Design FFT_TOB, start of the top module:
module FFT_TOB  # ( parameter   DEPTH_BUTTER_ONE    = 8    ,
                                DEPTH_BUTTER_TWO    = 4    ,
                                DEPTH_BUTTER_THREE  = 2    ,
                                DEPTH_BTTER_FOUR    = 1    ,  
                                WIDTH               = 16   ,
                                STAGES              = 6    ,
                                FIXED_POINT         = 11   )
( 
input     wire    signed      [WIDTH-1:0]     Input_re          ,
input     wire    signed      [WIDTH-1:0]     Input_Im          ,
input     wire                                cordic_Valid      ,
input     wire                                clk               ,
input     wire                                rst               ,
output    wire    signed      [WIDTH-1:0]     Output_FFT_Re     ,
output    wire    signed      [WIDTH-1:0]     Output_FFT_Im     ,
output    wire                                Data_Valid    
);
wire   [STAGES-1:0]   control_output        ;
wire                  multiplier_enable     ;
wire                  mux_selection         ;
wire     [WIDTH-1:0]  output_re_stage_one   ;
wire     [WIDTH-1:0]  output_im_stage_one   ;
wire     [WIDTH-1:0]  output_re_stage_two   ;
wire     [WIDTH-1:0]  output_im_stage_two   ;
wire     [WIDTH-1:0]  output_re_stage_three ;
wire     [WIDTH-1:0]  output_im_stage_three ;
wire     [WIDTH-1:0]  output_re_swap_one    ;
  ...
clock: 15.8 ns
lec_check: 0
abc_area: 0
cap_margin: 0
core_aspect_ratio: 1.05
core_margin: 2
core_utilization: 72
cts_cluster_diameter: 27
cts_cluster_size: 72
gpl_routability_driven: 1
hold_slack_margin: 0.28
min_routing_layer: met1
place_density_lb_addon: 0.0
setup_slack_margin: 4.67
slew_margin: 25
tns_end_percent: 30
run.sh (not shown) runs the stock make flow with config.mk's settings and CLKGATE_MAP_FILE=.
The baseline failed in 5_1_grt on GRT-0116.
==> next run, changes <==
ABC_AREA = unset   (was 0)
CAP_MARGIN = 20   (was 0)
CORE_ASPECT_RATIO = unset   (was 1.05)
CORE_UTILIZATION = 66   (was 72)
CTS_CLUSTER_DIAMETER = unset   (was 27)
CTS_CLUSTER_SIZE = unset   (was 72)
GPL_ROUTABILITY_DRIVEN = unset   (was 1)
HOLD_SLACK_MARGIN = unset   (was 0.28)
MIN_ROUTING_LAYER = unset   (was met1)
PLACE_DENSITY_LB_ADDON = unset   (was 0.0)
SETUP_SLACK_MARGIN = unset   (was 4.67)
SLEW_MARGIN = 20   (was 25)
TNS_END_PERCENT = unset   (was 30)
clock period = 22.2 ns   (was 15.8 ns; I/O delays follow)
After rerunning:
- With this change the flow finished but fails on negative setup slack
- die size climbs by 9.0%
- area after synthesis is unchanged
- synthesized cell count stays the same
==> next run, changes <==
CELL_PAD_IN_SITES_GLOBAL_PLACEMENT = 2   (was unset)
CORE_UTILIZATION = 40   (was 66)
TNS_END_PERCENT = 55   (was unset)
clock period = 27.0 ns   (was 22.2 ns; I/O delays follow)
Effect: The new run completed without violations; area after synthesis stays the same; worst setup slack gets better by 3.4 ns; global-route usage goes down by 15 points.
==> next run, changes <==
CELL_PAD_IN_SITES_GLOBAL_PLACEMENT = unset   (was 2)
CORE_UTILIZATION = 65   (was 40)
CTS_CLUSTER_SIZE = 43   (was unset)
SETUP_SLACK_MARGIN = -0.95   (was unset)
TNS_END_PERCENT = 5   (was 55)
clock period = 15.8 ns   (was 27.0 ns; I/O delays follow)
This time the run reached the layout checks and failed them: negative setup slack.
Clock skew is about the same.
Hold slack gets worse by 0.020 ns.
Core utilization goes up by 34 points.
Routed wire length goes up by 0.91%.
Setup slack gets worse by 6.6 ns.
Final area goes up by 3.3%.
Clock-buffer cell count goes up by 5.
==> next run, changes <==
CORE_UTILIZATION = 40   (was 65)
CTS_CLUSTER_SIZE = unset   (was 43)
SETUP_SLACK_MARGIN = unset   (was -0.95)
TNS_END_PERCENT = unset   (was 5)
clock period = 18.9 ns   (was 15.8 ns; I/O delays follow)
After rerunning: The new run finished but fails on negative setup slack; wire length is lower by 6.8%; non-clock buffer count is higher by 25; worst setup slack gains 2.1 ns; global-route usage is lower by 17 points; cell count is higher by 9.0%; design area is higher by 3.9%.

---

Setup of JK:
FFT_TOB again, from the RTL that the note above started with.
==> flow/config.mk <==
export PLATFORM = sky130hd
export DESIGN_NAME = FFT_TOB
export DESIGN_NICKNAME = FFT_TOB
export VERILOG_FILES = /design/flow/design.v
export SDC_FILE = /design/flow/constraint.sdc
export NUM_CORES = 4
export LEC_CHECK = 0
export ABC_AREA = 1
export CAP_MARGIN = 10
export CORE_MARGIN = 2
export CORE_UTILIZATION = 72
export CTS_CLUSTER_DIAMETER = 329
export CTS_CLUSTER_SIZE = 98
export SETUP_SLACK_MARGIN = 0.59
export SLEW_MARGIN = 20
==> flow/constraint.sdc <==
create_clock -name core_clock -period 15.1 [get_ports {clk}]
set_input_delay 3.0200 -clock core_clock [delete_from_list [all_inputs] [get_ports {clk}]]
set_output_delay 3.0200 -clock core_clock [all_outputs]
set_load 0.01 [all_outputs]
For JK, the flow was terminated by a tool error in 5_1_grt and produced no final design.
For MS, these inputs were changed with respect to JK:
- putting HOLD_SLACK_MARGIN at 0.3 where nothing was set
- swapping 0.59 for -1.97 in SETUP_SLACK_MARGIN
- swapping 10 for 20 in CAP_MARGIN
- clearing CTS_CLUSTER_SIZE, which used to be 98
- swapping 329 for 255 in CTS_CLUSTER_DIAMETER
- swapping 72 for 70 in CORE_UTILIZATION
- swapping 15.1 for 19.9 in the clock period (ns, I/O delays scaled along)
### Flow results
MS ran in full, but the layout does not pass; the checks complain about setup timing.
Number of distinct library cells after synthesis: JK vs MS — no meaningful difference
Area fraction in mux cells came out exactly the same in JK and MS.
From JK to MS the numbers moved as follows: area of the die shows an increase of about 2.8%, post-detailed-placement half-perimeter wirelength down 19 mm, number of H-tree branching levels +1.
diff inputs: MS => AL
- HOLD_SLACK_MARGIN no longer set, was 0.3
- CORE_UTILIZATION now 72, was 70
- CTS_CLUSTER_SIZE now 100, previously not set
- ABC_AREA no longer set, was 1
- SETUP_SLACK_MARGIN no longer set, was -1.97
- CTS_CLUSTER_DIAMETER now 339, was 255
- the clock period (ns, I/O delays scaled along) now 15.1, was 19.9
## What came out
- Of AL and MS, none finishes clean.
- Although it ran to completion, MS produced a layout that fails the final checks because of setup timing.
- From MS to AL the numbers moved as follows: post-synthesis net count decreased 1004; multiplexer share of the synthesized area rose 1.9 points; post-CTS resize count shows a reduction of 23; pre-CTS worst setup slack went down by 3830 ps; final weighted congestion of routability-driven global placement went down 1.0%.
- Summary of AL over MS: mapped cell area has decreased, share of the synthesized netlist area taken by xor and xnor gates has increased, gate count after technology mapping has decreased, die size has decreased.
- Compared with MS, AL shows a simple-gate share of the synthesized area that is 1.7 points lower.
Modified inputs, TR compared to AL
- CORE_UTILIZATION now 40, was 72
- CTS_CLUSTER_DIAMETER no longer set, was 339
- CTS_CLUSTER_SIZE no longer set, was 100
- the clock period (ns, I/O delays scaled along) now 26.6, was 15.1
Results
What AL reported for core area has to be multiplied by 1.8 to get the figure for TR. On TR: floorplan die area is about 80% higher than what AL gave. Of TR and AL, the run reporting the lower fraction of the core area occupied by cells at floorplan was TR. Looking at routability congestion estimate from global placement across TR and AL, the one that comes out lower is TR. In the metrics for TR and AL, the one carrying the lower instance area after placement is TR. TR: cell total after placement is 302 higher than what AL reported. Compared with AL, TR shows post-cts repair resize count lower by 266. H-tree depth was higher in the run labelled TR. TR ended with every stage complete and zero timing, DRC or antenna violations.

---

## ember
Starting RTL as in the previous note.
Settings: LEC_CHECK=0, CAP_MARGIN=20, CORE_ASPECT_RATIO=0.5, CORE_MARGIN=2, CORE_UTILIZATION=72, CTS_CLUSTER_DIAMETER=339, CTS_CLUSTER_SIZE=100, PLACE_DENSITY=0.39, SETUP_SLACK_MARGIN=-0.38, SLEW_MARGIN=20; clock period 12.3 ns.
No final results exist for ember, since it was stopped by error GRT-0232 during global routing (5_1_grt).
Inputs modified between ember and maple:
diff --git a/flow/config.mk b/flow/config.mk
--- a/flow/config.mk
+++ b/flow/config.mk
@@ -9 +8,0 @@
-export CORE_ASPECT_RATIO = 0.5
@@ -11,5 +10 @@
-export CORE_UTILIZATION = 72
-export CTS_CLUSTER_DIAMETER = 339
-export CTS_CLUSTER_SIZE = 100
-export PLACE_DENSITY = 0.39
-export SETUP_SLACK_MARGIN = -0.38
+export CORE_UTILIZATION = 64
==> flow/constraint.sdc <==
create_clock -name core_clock -period 40.4 [get_ports {clk}]
set_input_delay 8.0800 -clock core_clock [delete_from_list [all_inputs] [get_ports {clk}]]
set_output_delay 8.0800 -clock core_clock [all_outputs]
set_load 0.01 [all_outputs]
==> comparison <==
maple went all the way through synthesis, placement and routing and the layout is clean on timing, DRC and antenna. Of maple and ember, the run reporting the lower cell area after placement was maple. ember → maple: row count increased 36; area of the die rose by about 12%; worst setup timing slack at the placement stage rose 14.90 ns; placeable core area went up; buffers inserted during post-CTS setup optimization went down by 102.
### maple -> willow
diff --git a/flow/config.mk b/flow/config.mk
--- a/flow/config.mk
+++ b/flow/config.mk
@@ -10 +10 @@
-export CORE_UTILIZATION = 64
+export CORE_UTILIZATION = 33
==> flow/constraint.sdc <==
create_clock -name core_clock -period 26.6 [get_ports {clk}]
set_input_delay 5.3200 -clock core_clock [delete_from_list [all_inputs] [get_ports {clk}]]
set_output_delay 5.3200 -clock core_clock [all_outputs]
set_load 0.01 [all_outputs]
- [compare] base=maple new=willow: via count of the routed design went up, number of nets at the end of the flow went up about 10%, sequential cell area was more or less identical, final worst setup slack went down 4.70 ns.
- Clock-pin slew of the registers on the worst-case setup and hold paths | willow below maple
- In the tables for maple and willow, worst hold-check slack reads higher with willow.
Modified inputs, amber compared to willow
diff --git a/flow/config.mk b/flow/config.mk
--- a/flow/config.mk
+++ b/flow/config.mk
@@ -10 +10,2 @@
-export CORE_UTILIZATION = 33
+export CORE_UTILIZATION = 50
+export SETUP_SLACK_MARGIN = 3.42
==> flow/constraint.sdc <==
create_clock -name core_clock -period 12.7 [get_ports {clk}]
set_input_delay 2.5400 -clock core_clock [delete_from_list [all_inputs] [get_ports {clk}]]
set_output_delay 2.5400 -clock core_clock [all_outputs]
set_load 0.01 [all_outputs]
- Per the comparison of amber with willow, count of clock-buffer cells in the layout went down, sum of negative setup slack down 390.04 ns, worst-margin pin slew lower, sequential share of layout area moved down, first-pass GRT wire length has increased.
- From willow to amber the numbers moved as follows: reported max-cap violation count flat; met3 usage in global routing increased by 0.79 points relative to the old numbers.
- Completing all stages was not enough for amber: its layout failed the final checks because of negative setup slack.

---

FFT_TOB again, from the RTL that the note above started with.
clock: 15.0 ns
lec_check: 0
abc_area: 1
cap_margin: 0
core_margin: 2
core_utilization: 70
cts_cluster_diameter: 310
cts_cluster_size: 39
hold_slack_margin: 0.3
setup_slack_margin: 4.06
slew_margin: 20
tns_end_percent: 5
The first run ended with an error in global routing.
Change:
- ABC_AREA: 1 -> unset
- CAP_MARGIN: 0 -> 20
- CORE_UTILIZATION: 70 -> 72
- CTS_CLUSTER_DIAMETER: 310 -> 339
- CTS_CLUSTER_SIZE: 39 -> 100
- HOLD_SLACK_MARGIN: 0.3 -> unset
- PLACE_DENSITY: unset -> 0.39
- SETUP_SLACK_MARGIN: 4.06 -> 3.66
- TNS_END_PERCENT: 5 -> unset
- clock period: 15.0 -> 12.3 ns (I/O delays scaled with it)
Outcome: The changed run aborted during global routing. Area after synthesis fell by about 0.8%. Die area came out lower by about 3.5%. Synthesized cell count decreases by about 15%.
Change:
- ABC_AREA: unset -> 1
- CTS_CLUSTER_DIAMETER: 339 -> 255
- CTS_CLUSTER_SIZE: 100 -> unset
- HOLD_SLACK_MARGIN: unset -> 0.3
- PLACE_DENSITY: 0.39 -> unset
- SETUP_SLACK_MARGIN: 3.66 -> -1.97
- clock period: 12.3 -> 19.9 ns (I/O delays scaled with it)
The new run aborted during global routing on GRT-0232.
Area after synthesis increases slightly.
Die size increases slightly.
Synthesized cell count increases by about a fifth.
Change:
- ABC_AREA: 1 -> unset
- CORE_UTILIZATION: 72 -> 60
- CTS_CLUSTER_DIAMETER: 255 -> unset
- HOLD_SLACK_MARGIN: 0.3 -> unset
- SETUP_SLACK_MARGIN: -1.97 -> 4.56
- clock period: 19.9 -> 16.0 ns (I/O delays scaled with it)
Effect:
- The new run completed, yet does not pass: negative setup slack
- synthesized cell count came out lower by 15%
- area after synthesis went down by 0.78%
- die size grows by 19%

---

FFT_TOB again, from the RTL that the note above started with.
## FFT_TOB
module FFT_TOB  # ( parameter   DEPTH_BUTTER_ONE    = 8    ,
                                DEPTH_BUTTER_TWO    = 4    ,
                                DEPTH_BUTTER_THREE  = 2    ,
                                DEPTH_BTTER_FOUR    = 1    ,  
                                WIDTH               = 16   ,
                                STAGES              = 6    ,
                                FIXED_POINT         = 11   )
( 
input     wire    signed      [WIDTH-1:0]     Input_re          ,
input     wire    signed      [WIDTH-1:0]     Input_Im          ,
input     wire                                cordic_Valid      ,
input     wire                                clk               ,
input     wire                                rst               ,
output    wire    signed      [WIDTH-1:0]     Output_FFT_Re     ,
output    wire    signed      [WIDTH-1:0]     Output_FFT_Im     ,
output    wire                                Data_Valid    
);
Settings: LEC_CHECK=0, ABC_AREA=1, CAP_MARGIN=20, CORE_ASPECT_RATIO=1.05, CORE_MARGIN=2, CORE_UTILIZATION=72, CTS_CLUSTER_DIAMETER=31, CTS_CLUSTER_SIZE=72, GPL_ROUTABILITY_DRIVEN=1, HOLD_SLACK_MARGIN=-0.08, MAX_ROUTING_LAYER=met4, MIN_ROUTING_LAYER=met1, PLACE_DENSITY_LB_ADDON=0.21, SETUP_SLACK_MARGIN=-1.72, SLEW_MARGIN=25, TNS_END_PERCENT=5; clock period 23.3 ns.
The starting point died in global routing (5_1_grt).
Edit:
Settings changed: ABC_AREA 1 to 0, CTS_CLUSTER_DIAMETER 31 to 27, HOLD_SLACK_MARGIN -0.08 to 0.28, PLACE_DENSITY_LB_ADDON 0.21 to 0.0, SETUP_SLACK_MARGIN -1.72 to 4.67, TNS_END_PERCENT 5 to 80.
Clock period 23.3 ns to 15.8 ns, I/O delays scaled along.
The new run never finished: it broke off in clock tree synthesis (4_1_cts).
Synthesized area fell by 0.78%.
Die area fell by 0.76%.
Synthesized cell count fell by 15%.
Edit:
Settings changed: CTS_CLUSTER_DIAMETER 27 to 31, HOLD_SLACK_MARGIN 0.28 to -0.08, MAX_ROUTING_LAYER met4 to default, PLACE_DENSITY from default to 0.69, PLACE_DENSITY_LB_ADDON 0.0 to default, SETUP_SLACK_MARGIN 4.67 to -2.0, TNS_END_PERCENT 80 to 30.
Clock period 15.8 ns to 28.6 ns, I/O delays scaled along.
Now the flow reached the layout checks and failed them: setup timing.
Synthesized cell count does not change.
Die area does not change.
Area after synthesis is unchanged.
Edit:
Settings changed: CTS_CLUSTER_DIAMETER 31 to 157, HOLD_SLACK_MARGIN -0.08 to 0.28, PLACE_DENSITY 0.69 to default, PLACE_DENSITY_LB_ADDON from default to 0.0, SETUP_SLACK_MARGIN -2.0 to 4.67.
Clock period 28.6 ns to 15.8 ns, I/O delays scaled along.
Effect:
- The new run ended with an error in global routing (5_1_grt)
- area after synthesis is unchanged
- synthesized cell count is unchanged
- die size does not change
Edit:
Settings changed: ABC_AREA 0 to 1, CTS_CLUSTER_DIAMETER 157 to 31, HOLD_SLACK_MARGIN 0.28 to -0.08, MAX_ROUTING_LAYER from default to met4, PLACE_DENSITY_LB_ADDON 0.0 to 0.21, SETUP_SLACK_MARGIN 4.67 to 3.54, TNS_END_PERCENT 30 to 5.
Clock period 15.8 ns to 23.2 ns, I/O delays scaled along.
The new run stopped in global routing (5_1_grt), error GRT-0232. Die area is higher by 0.77%. Synthesized cell count is higher by 17%. Synthesized area is higher by 0.78%.
